== v41 ==
// tpumac
module tpumac
 #(parameter BITS_AB=8,
   parameter BITS_C=16)
  (
   input clk, rst_n, WrEn, en,
   input signed [BITS_AB-1:0] Ain,
   input signed [BITS_AB-1:0] Bin,
   input signed [BITS_C-1:0] Cin,
   output reg signed [BITS_AB-1:0] Aout,
   output reg signed [BITS_AB-1:0] Bout,
   output reg signed [BITS_C-1:0] Cout
  );
export LEC_CHECK = 0
export ABC_AREA = 1
export CAP_MARGIN = 20
export CORE_MARGIN = 2
export CORE_UTILIZATION = 72
export CTS_CLUSTER_DIAMETER = 396
export CTS_CLUSTER_SIZE = 96
export SETUP_SLACK_MARGIN = 0.53
export SLEW_MARGIN = 20
export TNS_END_PERCENT = 10
create_clock -name core_clock -period 1.79 [get_ports {clk}]
run.sh (not shown) runs the stock make flow with config.mk's settings and CLKGATE_MAP_FILE=.
Status: v41 FAILED at clock tree synthesis (4_1_cts) (tool error)
Input-level comparison between v50 and v41:
Settings: ABC_AREA no longer set, was 1; TNS_END_PERCENT no longer set, was 10; PLACE_DENSITY_LB_ADDON now 0.24, previously not set; CTS_CLUSTER_DIAMETER no longer set, was 396; CTS_CLUSTER_SIZE no longer set, was 96; SETUP_SLACK_MARGIN now -0.4, was 0.53; the clock period (ns, I/O delays scaled along) now 4.46, was 1.79.
Findings:
Die size: v50 is under v41
v50 did not finish: a tool error stopped it during clock tree synthesis (4_1_cts).
Higher number of standard cells reported by yosys goes to v41 over v50.
Proportion of synthesized chip area in sequential cells was lower in the run labelled v41.
Higher synthesized cell count among v41 and v50: v41
Going from v41 to v50, mux share of post-synthesis cell area shows an increase of 6.2 points, number of instances in the placed design went down 170, die span in y saw a decrease, total cell area reported by yosys after synthesis now sits lower.
### v50 -> v52
Settings: CORE_UTILIZATION now 65, was 72; CTS_CLUSTER_DIAMETER now 27, previously not set; PLACE_DENSITY_LB_ADDON no longer set, was 0.24; SETUP_SLACK_MARGIN no longer set, was -0.4; the clock period (ns, I/O delays scaled along) now 5.2, was 4.46.
Notes after the runs:
v52 finished every stage and its layout cleared the timing, design-rule and antenna checks.
v52 -> v50: number of ports placed on the die boundary delta 0, exact match
Between v50 and v52, the flow reports number of rows in the core area increasing by a little under 10%.
Summary: post-detailed-placement half-perimeter wirelength, v52 better than v50
Horizontal extent of the die for v52: about 5% up relative to v50
Compared with v50, in v52 floorplan utilization fell by 8.4 points; worst slack at placement rose by 640 ps.
Compared with v50, v52 shows die area higher by 10%.
v52 -> v50: synthesis area per yosys delta 0, exact match
Modified inputs, v10 compared to v52
Settings: CTS_CLUSTER_DIAMETER: 27 -> 38; CORE_UTILIZATION: 65 -> 64; HOLD_SLACK_MARGIN: unset -> -0.08.
## What came out
Looking at number of cells on the critical path, v10 sits above v52.
Compared with v52, v10 instantiates a larger number of standard cells.
Comparing the two runs side by side, v10 comes out behind v52 on post-detailed-placement half-perimeter wirelength.
Area overhead of the layout relative to synthesis (lower): v52
In the tables for v52 and v10, final weighted congestion in routability-driven placement reads lower with v52.
[inputs] v57 vs v10
Settings: PLACE_DENSITY now 0.95, previously not set; TNS_END_PERCENT now 10, previously not set; CTS_CLUSTER_DIAMETER no longer set, was 38; CORE_UTILIZATION now 40, was 64; SETUP_SLACK_MARGIN now -0.26, previously not set; HOLD_SLACK_MARGIN no longer set, was -0.08.
==> comparison <==
Every stage of v57 finished as expected; the final checks, on the other hand, flagged setup timing, which means the layout fails.
Of v57 and v10, it is v57 that has the higher final cell count.
The hold slack was comparable across v57 and v10.
Looking only at layout buffering overhead excluding clock cells, and setting everything else aside, the lower value of v57 and v10 goes to v10.
Max length of routed wiring on met1 across v57 and v10: v57
v57: top achievable clock speed about 5% below v10
v57 vs v10 — via count of the first global-routing pass rose 7.8%.
Between v10 and v57, the flow reports sum of routed wire length over all layers increasing by a little under 10%.
Slack of the worst reg-to-reg path in v57 is 110 ps below v10.
v57 vs v10: final instance area up slightly
Input-level comparison between v28 and v57:
Settings: PLACE_DENSITY no longer set, was 0.95; CTS_CLUSTER_SIZE now 99, previously not set; SETUP_SLACK_MARGIN now -0.22, was -0.26; CTS_CLUSTER_DIAMETER now 394, previously not set; TNS_END_PERCENT no longer set, was 10.
Findings:
v28: complete, dirty (setup timing). There was hardly any difference in hold slack between v57 and v28. The worst setup path endpoint comes out Cout[10] in one run and Cout[15] in the other, namely in v28 and v57 respectively. Summary of v28 over v57: clock-buffer cell count went down by 1, clock-cell share of area has decreased. v57 → v28: remaining max-slew budget at the tightest pin saw an increase. Arrival time reported for the critical path endpoint: v28 vs v57 down 40 ps. Lower design area among v28 and v57: v28.

== build 82 ==
Starting RTL as in the previous note.
clock: 3.67 ns
lec_check: 0
abc_area: 1
cap_margin: 20
core_margin: 2
core_utilization: 57
cts_cluster_diameter: 297
cts_cluster_size: 98
slew_margin: 20
| build 82 | all stages done | FAIL | negative setup slack |
Edits applied to the flow inputs when going from build 82 to build 18:
# build 82
export LEC_CHECK = 0
export ABC_AREA = 1
export CAP_MARGIN = 20
export CORE_MARGIN = 2
export CORE_UTILIZATION = 57
export CTS_CLUSTER_DIAMETER = 297
export CTS_CLUSTER_SIZE = 98
export SLEW_MARGIN = 20
create_clock -name core_clock -period 3.67 [get_ports {clk}]
# build 18
export LEC_CHECK = 0
export ABC_AREA = 1
export CAP_MARGIN = 20
export CORE_MARGIN = 2
export CORE_UTILIZATION = 30
export CTS_CLUSTER_DIAMETER = 297
export CTS_CLUSTER_SIZE = 99
export PLACE_DENSITY = 0.89
export SLEW_MARGIN = 20
create_clock -name core_clock -period 3.67 [get_ports {clk}]
### Flow results
Build 18 finished all stages; layout check result: FAIL, due to negative setup slack. [compare] base=build 82 new=build 18: final-layout clock-cell area share closely matched the old numbers; floorplan die area increased by 86% relative to the old numbers.
[inputs] build 77 vs build 18
# build 18
export LEC_CHECK = 0
export ABC_AREA = 1
export CAP_MARGIN = 20
export CORE_MARGIN = 2
export CORE_UTILIZATION = 30
export CTS_CLUSTER_DIAMETER = 297
export CTS_CLUSTER_SIZE = 99
export PLACE_DENSITY = 0.89
export SLEW_MARGIN = 20
create_clock -name core_clock -period 3.67 [get_ports {clk}]
# build 77
export LEC_CHECK = 0
export CAP_MARGIN = 20
export CELL_PAD_IN_SITES_GLOBAL_PLACEMENT = 1
export CORE_MARGIN = 2
export CORE_UTILIZATION = 30
export CTS_CLUSTER_DIAMETER = 246
export PLACE_DENSITY = 0.77
export SLEW_MARGIN = 20
create_clock -name core_clock -period 3.67 [get_ports {clk}]
Results
- [compare] base=build 18 new=build 77: synthesized area dropped 290 µm²; final cycle utilization of the critical path about even.
- Although build 77 finished all stages, its layout failed final checks on negative setup slack.
- Yosys stat chip area down 6.4% in build 77 wrt build 18
- The area share of buffers outside the clock network in build 77 sits 1.3 points above the value recorded for build 18.
- From build 18 to build 77 the numbers moved as follows: least setup slack across all paths after layout ~0 delta, number of standard cells after synthesis -159, first-pass GRT wire length -18%.
- Comparing build 77 and build 18, fraction of the yosys area taken by sequential cells is higher on build 77.
For build 72, these inputs were changed with respect to build 77:
# build 77
export LEC_CHECK = 0
export CAP_MARGIN = 20
export CELL_PAD_IN_SITES_GLOBAL_PLACEMENT = 1
export CORE_MARGIN = 2
export CORE_UTILIZATION = 30
export CTS_CLUSTER_DIAMETER = 246
export PLACE_DENSITY = 0.77
export SLEW_MARGIN = 20
create_clock -name core_clock -period 3.67 [get_ports {clk}]
# build 72
export LEC_CHECK = 0
export CAP_MARGIN = 20
export CELL_PAD_IN_SITES_DETAIL_PLACEMENT = 2
export CELL_PAD_IN_SITES_GLOBAL_PLACEMENT = 1
export CORE_MARGIN = 2
export CORE_UTILIZATION = 30
export CTS_CLUSTER_DIAMETER = 246
export CTS_CLUSTER_SIZE = 66
export GPL_ROUTABILITY_DRIVEN = 1
export GPL_TIMING_DRIVEN = 0
export PLACE_DENSITY = 0.77
export SLEW_MARGIN = 20
export TNS_END_PERCENT = 60
create_clock -name core_clock -period 3.67 [get_ports {clk}]
- Build 72 finished all stages; layout check result: FAIL, due to negative setup slack.
- [compare] base=build 77 new=build 72: HPWL reported at the end of detailed placement moved up; post-synthesis sequential element count level; number of global-route vias before repair moved up.
Input changes introduced in build 64 (baseline for comparison: build 72):
# build 72
export LEC_CHECK = 0
export CAP_MARGIN = 20
export CELL_PAD_IN_SITES_DETAIL_PLACEMENT = 2
export CELL_PAD_IN_SITES_GLOBAL_PLACEMENT = 1
export CORE_MARGIN = 2
export CORE_UTILIZATION = 30
export CTS_CLUSTER_DIAMETER = 246
export CTS_CLUSTER_SIZE = 66
export GPL_ROUTABILITY_DRIVEN = 1
export GPL_TIMING_DRIVEN = 0
export PLACE_DENSITY = 0.77
export SLEW_MARGIN = 20
export TNS_END_PERCENT = 60
create_clock -name core_clock -period 3.67 [get_ports {clk}]
# build 64
export LEC_CHECK = 0
export CAP_MARGIN = 20
export CORE_MARGIN = 2
export CORE_UTILIZATION = 40
export SLEW_MARGIN = 20
create_clock -name core_clock -period 5.2 [get_ports {clk}]
Notes after the runs:
No stage failed in build 64, and the final checks on the layout all came back clean.
Between build 64 and build 72, it is build 64 whose instance count after placement with tap cells included is lower, by 5.
For build 64, the start point of the critical path was Bin[6], unlike build 72, where it was Bin[0].
Build 64 against build 72; count of plain and timing-repair buffers in the layout is up by more than a quarter.
Build 64 ends up with lower count of clock-buffer cells in the layout than build 72 does.
From build 72 to build 64 the numbers moved as follows: final setup violation count now sits lower, routed wire length now sits lower, post-route standard cell area excluding fillers now sits lower.
Final cycle utilization of the critical path: build 64 vs build 72 down 41 points

tpumac again, from the RTL that the note above started with.
clock: 5.2 ns
lec_check: 0
abc_area: 1
cap_margin: 20
core_aspect_ratio: 0.52
core_margin: 10
core_utilization: 40
cts_cluster_size: 34
gpl_routability_driven: 1
hold_slack_margin: 0.19
place_density_lb_addon: 0.12
slew_margin: 20
tns_end_percent: 60
Next try:
==> flow/config.mk (replaced) <==
export PLATFORM = sky130hd
export DESIGN_NAME = tpumac
export DESIGN_NICKNAME = tpumac
export VERILOG_FILES = /design/flow/design.v
export SDC_FILE = /design/flow/constraint.sdc
export NUM_CORES = 4
export LEC_CHECK = 0
export CAP_MARGIN = 20
export CORE_MARGIN = 2
export CORE_UTILIZATION = 40
export CTS_CLUSTER_DIAMETER = 397
export CTS_CLUSTER_SIZE = 97
export SETUP_SLACK_MARGIN = -0.23
export SLEW_MARGIN = 20
Effect:
- With this change the flow produced a layout that fails on setup timing
- wire length went down by 32%
- synthesized cell count went down by 28%
- maximum frequency went down by 3.4%
- sequential share of layout area went up by 1.5 points
- count of clock-buffer cells in the layout does not change

alpha:
Starting RTL as in the previous note.
clock: 3.11 ns
lec_check: 0
cap_margin: 0
core_margin: 2
core_utilization: 70
cts_cluster_diameter: 379
cts_cluster_size: 31
place_density: 0.37
setup_slack_margin: -0.23
slew_margin: 20
alpha got as far as clock tree synthesis, where a tool error ended the run.
The inputs of beta differ from those of alpha as listed below.
# alpha
export LEC_CHECK = 0
export CAP_MARGIN = 0
export CORE_MARGIN = 2
export CORE_UTILIZATION = 70
export CTS_CLUSTER_DIAMETER = 379
export CTS_CLUSTER_SIZE = 31
export PLACE_DENSITY = 0.37
export SETUP_SLACK_MARGIN = -0.23
export SLEW_MARGIN = 20
create_clock -name core_clock -period 3.11 [get_ports {clk}]
# beta
export LEC_CHECK = 0
export CAP_MARGIN = 20
export CORE_MARGIN = 2
export CORE_UTILIZATION = 40
export SETUP_SLACK_MARGIN = 0.62
export SLEW_MARGIN = 20
create_clock -name core_clock -period 5.09 [get_ports {clk}]
==> results <==
Looking at site row count across beta and alpha, the one that comes out higher is beta.
Worst slack at placement sits higher in beta than in alpha.
Comparing beta and alpha, the lower number of placed instances, taps included was measured on alpha.
Placer congestion estimate (higher): alpha
The vertical die dimension in beta was higher than what alpha gave.
beta vs alpha: area enclosed by the die boundary up by more than half
beta vs. alpha: x dimension of the die went up 25 um; area after detailed placement moved down.
beta: PASS, flow complete, no timing, DRC or antenna violations

## run B
tpumac again, from the RTL that the note above started with.
Settings: LEC_CHECK=0, CAP_MARGIN=20, CORE_MARGIN=10, CORE_UTILIZATION=40, CTS_CLUSTER_SIZE=40, GPL_ROUTABILITY_DRIVEN=0, PLACE_DENSITY_LB_ADDON=0.12, SLEW_MARGIN=20, TNS_END_PERCENT=60; clock period 5.2 ns.
Relative to run B, the following input files were edited for run A:
- TNS_END_PERCENT: 60 -> unset
- CTS_CLUSTER_SIZE: 40 -> unset
- SETUP_SLACK_MARGIN: unset -> -0.24
- GPL_ROUTABILITY_DRIVEN: 0 -> unset
- PLACE_DENSITY_LB_ADDON: 0.12 -> 0.06
- CORE_MARGIN: 10 -> 2
==> comparison <==
In run A the implementation ran to completion but is not tape-out ready, as the final checks report setup timing. Between run A and run B, the difference in clock network latency to the later pin of the worst-skew pair is negligible. Critical path depth (lower): run A. Horizontal extent of the die ended up 13% lower on run A than on run B. Clock period minus worst slack ends up lower on run B. [run A] count of instances resized after the clock tree is built fell 33 relative to run B.

The RTL this note starts from:
==> flow/design.v <==
module tpumac
 #(parameter BITS_AB=8,
   parameter BITS_C=16)
  (
   input clk, rst_n, WrEn, en,
   input signed [BITS_AB-1:0] Ain,
   input signed [BITS_AB-1:0] Bin,
   input signed [BITS_C-1:0] Cin,
   output reg signed [BITS_AB-1:0] Aout,
   output reg signed [BITS_AB-1:0] Bout,
   output reg signed [BITS_C-1:0] Cout
  );
  reg signed [BITS_C-1:0] Mult;
  reg [BITS_C-1:0] Adder, CMux;
  assign Mult = Ain * Bin;
  assign Adder = Mult + Cout;
  assign CMux = WrEn ? Cin : Adder;
  always@(posedge clk, negedge rst_n) begin
	if (!rst_n) begin
		Aout <= '0;
		Bout <= '0;
		Cout <= '0;
	end
	else if (en) begin
		Aout <= Ain;
		Bout <= Bin;
		Cout <= CMux;
	end
  end
endmodule
export LEC_CHECK = 0
export ABC_AREA = 1
export CAP_MARGIN = 20
export CORE_MARGIN = 2
export CORE_UTILIZATION = 71
export CTS_CLUSTER_DIAMETER = 396
export CTS_CLUSTER_SIZE = 96
export SETUP_SLACK_MARGIN = 0.53
export SLEW_MARGIN = 20
create_clock -name core_clock -period 1.79 [get_ports {clk}]
The first run did not get past detailed placement (3_5_place_dp), error DPL-0033.
Change:
==> flow/config.mk (replaced) <==
export PLATFORM = sky130hd
export DESIGN_NAME = tpumac
export DESIGN_NICKNAME = tpumac
export VERILOG_FILES = /design/flow/design.v
export SDC_FILE = /design/flow/constraint.sdc
export NUM_CORES = 4
export LEC_CHECK = 0
export CAP_MARGIN = 20
export CORE_MARGIN = 2
export CORE_UTILIZATION = 64
export CTS_CLUSTER_DIAMETER = 43
export SLEW_MARGIN = 20
==> flow/constraint.sdc (replaced) <==
create_clock -name core_clock -period 4.95 [get_ports {clk}]
set_input_delay 0.9900 -clock core_clock [delete_from_list [all_inputs] [get_ports {clk}]]
set_output_delay 0.9900 -clock core_clock [all_outputs]
set_load 0.01 [all_outputs]
Effect:
- The changed run finished with setup timing left
- synthesized cell count goes down by 28%
- die area goes up by about 3.6%
- area after synthesis goes down by about 6.4%
Change:
--- a/flow/config.mk
+++ b/flow/config.mk
@@ -8,5 +8,7 @@
 export CAP_MARGIN = 20
 export CORE_MARGIN = 2
-export CORE_UTILIZATION = 64
+export CORE_UTILIZATION = 70
 export CTS_CLUSTER_DIAMETER = 43
+export CTS_CLUSTER_SIZE = 25
+export PLACE_DENSITY_LB_ADDON = 0.26
 export SLEW_MARGIN = 20
What happened:
- The new run never finished: it broke off in global routing (5_1_grt) (GRT-0116)
- area after synthesis is unchanged
- synthesized cell count is unchanged
- die area falls by 8.2%
Change:
==> flow/config.mk (replaced) <==
export PLATFORM = sky130hd
export DESIGN_NAME = tpumac
export DESIGN_NICKNAME = tpumac
export VERILOG_FILES = /design/flow/design.v
export SDC_FILE = /design/flow/constraint.sdc
export NUM_CORES = 4
export LEC_CHECK = 0
export ABC_AREA = 1
export CAP_MARGIN = 20
export CORE_MARGIN = 2
export CORE_UTILIZATION = 72
export CTS_CLUSTER_DIAMETER = 27
export PLACE_DENSITY_LB_ADDON = 0.19
export SLEW_MARGIN = 20
After rerunning: This time the run died in clock tree synthesis (4_1_cts); synthesized cell count went up by well over a third; area after synthesis goes up by a few percent; die area goes up by a few percent.
